==> flow/design.v (excerpt) <==
module ame_sobel_filter #(
    parameter LINE_DATA_BITS = 7,
    parameter COMP_DATA_BITS = 8
) (
    input logic clk_i,
    input logic rst_n_i,
    input  logic comp_init_i,
    output logic comp_done_o,
    input logic [5:0] [LINE_DATA_BITS-1:0] line_data_i,
    output logic [3:0] [3:0] [COMP_DATA_BITS-1:0] comp_data_o
);
export LEC_CHECK = 0
export CAP_MARGIN = 20
export CORE_MARGIN = 2
export CORE_UTILIZATION = 72
export CTS_CLUSTER_DIAMETER = 374
export CTS_CLUSTER_SIZE = 95
export PLACE_DENSITY = 0.35
export SETUP_SLACK_MARGIN = 0.14
export SLEW_MARGIN = 20
export TNS_END_PERCENT = 5
create_clock -name core_clock -period 1.53 [get_ports {clk_i}]
run.sh (not shown) runs the stock make flow with config.mk's settings and CLKGATE_MAP_FILE=.
The baseline died in 4_1_cts.
==> next run, changes <==
Settings changed: CORE_UTILIZATION 72 to 65, CTS_CLUSTER_DIAMETER 374 to unset, CTS_CLUSTER_SIZE 95 to unset, PLACE_DENSITY 0.35 to unset, SETUP_SLACK_MARGIN 0.14 to unset, TNS_END_PERCENT 5 to unset.
Clock period 1.53 ns to 3.87 ns, I/O delays scaled along.
Effect: Now the flow finished clean. Die area is higher by about 10%. Synthesized cell count stays the same. Area after synthesis is unchanged.
==> next run, changes <==
Settings changed: CORE_UTILIZATION 65 to 40.
Clock period 3.87 ns to 4.3 ns, I/O delays scaled along.
Clock power is about the same. Via count falls by a little under a tenth. Total power shrinks by roughly a tenth. Setup slack improved by 0.15 ns. Routed wire length is about the same. Design area drops slightly. Utilization drops by 33 points. Die size is higher by well over a third. Critical path depth falls by 1. Synthesized cell count is unchanged.
==> next run, changes <==
Settings changed: CORE_UTILIZATION 40 to 70, CTS_CLUSTER_DIAMETER set to 49, SETUP_SLACK_MARGIN set to 1.02.
Clock period 4.3 ns to 3.67 ns, I/O delays scaled along.
The changed run stopped in 4_1_cts with DPL-0038.
Area after synthesis is unchanged.
Die size is lower by well over a third.
Synthesized cell count is unchanged.

* * *

P:
Starting RTL as in the previous note.
==> flow/config.mk <==
export PLATFORM = sky130hd
export DESIGN_NAME = ame_sobel_filter
export DESIGN_NICKNAME = ame_sobel_filter
export VERILOG_FILES = /design/flow/design.v
export SDC_FILE = /design/flow/constraint.sdc
export NUM_CORES = 4
export LEC_CHECK = 0
export CAP_MARGIN = 20
export CELL_PAD_IN_SITES_DETAIL_PLACEMENT = 2
export CORE_MARGIN = 3
export CORE_UTILIZATION = 40
export HOLD_SLACK_MARGIN = -0.01
export PLACE_DENSITY_LB_ADDON = 0.01
export SLEW_MARGIN = 20
==> flow/constraint.sdc <==
create_clock -name core_clock -period 2.4 [get_ports {clk_i}]
set_input_delay 0.4800 -clock core_clock [delete_from_list [all_inputs] [get_ports {clk_i}]]
set_output_delay 0.4800 -clock core_clock [all_outputs]
set_load 0.01 [all_outputs]
The flow ended early for P: it failed with a tool error in clock tree synthesis (4_1_cts).
Here is what was changed in the inputs of Q compared with P.
==> flow/config.mk <==
export PLATFORM = sky130hd
export DESIGN_NAME = ame_sobel_filter
export DESIGN_NICKNAME = ame_sobel_filter
export VERILOG_FILES = /design/flow/design.v
export SDC_FILE = /design/flow/constraint.sdc
export NUM_CORES = 4
export LEC_CHECK = 0
export CAP_MARGIN = 20
export CORE_MARGIN = 2
export CORE_UTILIZATION = 66
export CTS_CLUSTER_SIZE = 41
export SLEW_MARGIN = 20
==> flow/constraint.sdc <==
create_clock -name core_clock -period 3.1 [get_ports {clk_i}]
set_input_delay 0.6200 -clock core_clock [delete_from_list [all_inputs] [get_ports {clk_i}]]
set_output_delay 0.6200 -clock core_clock [all_outputs]
set_load 0.01 [all_outputs]
## What came out
Q did not finish; a tool error ended it in global routing (5_1_grt).
For chip width, dividing the value from Q by the value from P gives 0.78.
Worst slack at placement: Q vs P up 1.72 ns
Q against P: die outline height lost 22%, placer's final routability congestion estimate picked up an extra 5.5%, detailed placement HPWL lost 39%, synthesized-area fraction occupied by adder cells neither gained nor lost much.
Looking at P and Q, the count of library flops with an enable pin is a wash.
Relative to P, the die size of Q is lower by 40%.
Here is what was changed in the inputs of R compared with Q.
diff --git a/flow/config.mk b/flow/config.mk
--- a/flow/config.mk
+++ b/flow/config.mk
@@ -9,4 +9,4 @@
 export CORE_MARGIN = 2
-export CORE_UTILIZATION = 66
-export CTS_CLUSTER_SIZE = 41
+export CORE_UTILIZATION = 70
+export CTS_CLUSTER_SIZE = 37
 export SLEW_MARGIN = 20
==> flow/constraint.sdc <==
create_clock -name core_clock -period 3.07 [get_ports {clk_i}]
set_input_delay 0.6140 -clock core_clock [delete_from_list [all_inputs] [get_ports {clk_i}]]
set_output_delay 0.6140 -clock core_clock [all_outputs]
set_load 0.01 [all_outputs]
--- outcome ---
R got as far as global routing (5_1_grt), where a tool error ended the run. R against Q; chip height is down by a few percent. On post-synthesis chip area from yosys, Q tracks R almost exactly. From Q to R the numbers moved as follows: count of placed standard cells including taps decreased about 1%; netlist area before placement essentially unchanged; post-cts sizing count increased 7.9%. The higher standard-cell row count of R and Q is in Q. Delta (R minus Q): placed wire-length estimate after detailed placement saw a decrease, maximum clock path buffer count was more or less identical, number of cells in Yosys stat now sits at about the same level. Routability congestion estimate from global placement in R is about 0.5% lower than in Q. Of R and Q, the run reporting the lower horizontal die dimension was R.
The inputs of S differ from those of R as listed below.
diff --git a/flow/config.mk b/flow/config.mk
--- a/flow/config.mk
+++ b/flow/config.mk
@@ -9,4 +9,3 @@
 export CORE_MARGIN = 2
-export CORE_UTILIZATION = 70
-export CTS_CLUSTER_SIZE = 37
+export CORE_UTILIZATION = 50
 export SLEW_MARGIN = 20
==> flow/constraint.sdc <==
create_clock -name core_clock -period 4.3 [get_ports {clk_i}]
set_input_delay 0.8600 -clock core_clock [delete_from_list [all_inputs] [get_ports {clk_i}]]
set_output_delay 0.8600 -clock core_clock [all_outputs]
set_load 0.01 [all_outputs]
## What came out
- Width of the die: S vs R up 26 um
- S ran to completion and came out clean on the timing, design-rule and antenna checks.
- Die: S bigger than R
- From R to S the numbers moved as follows: number of setup buffers added after CTS has decreased, post-place setup slack went up 1.05 ns, core utilization before placement decreased 20 points, number of core rows picked up an extra 17%.
No activity file was given, so power comes from the tool's default toggle rates.
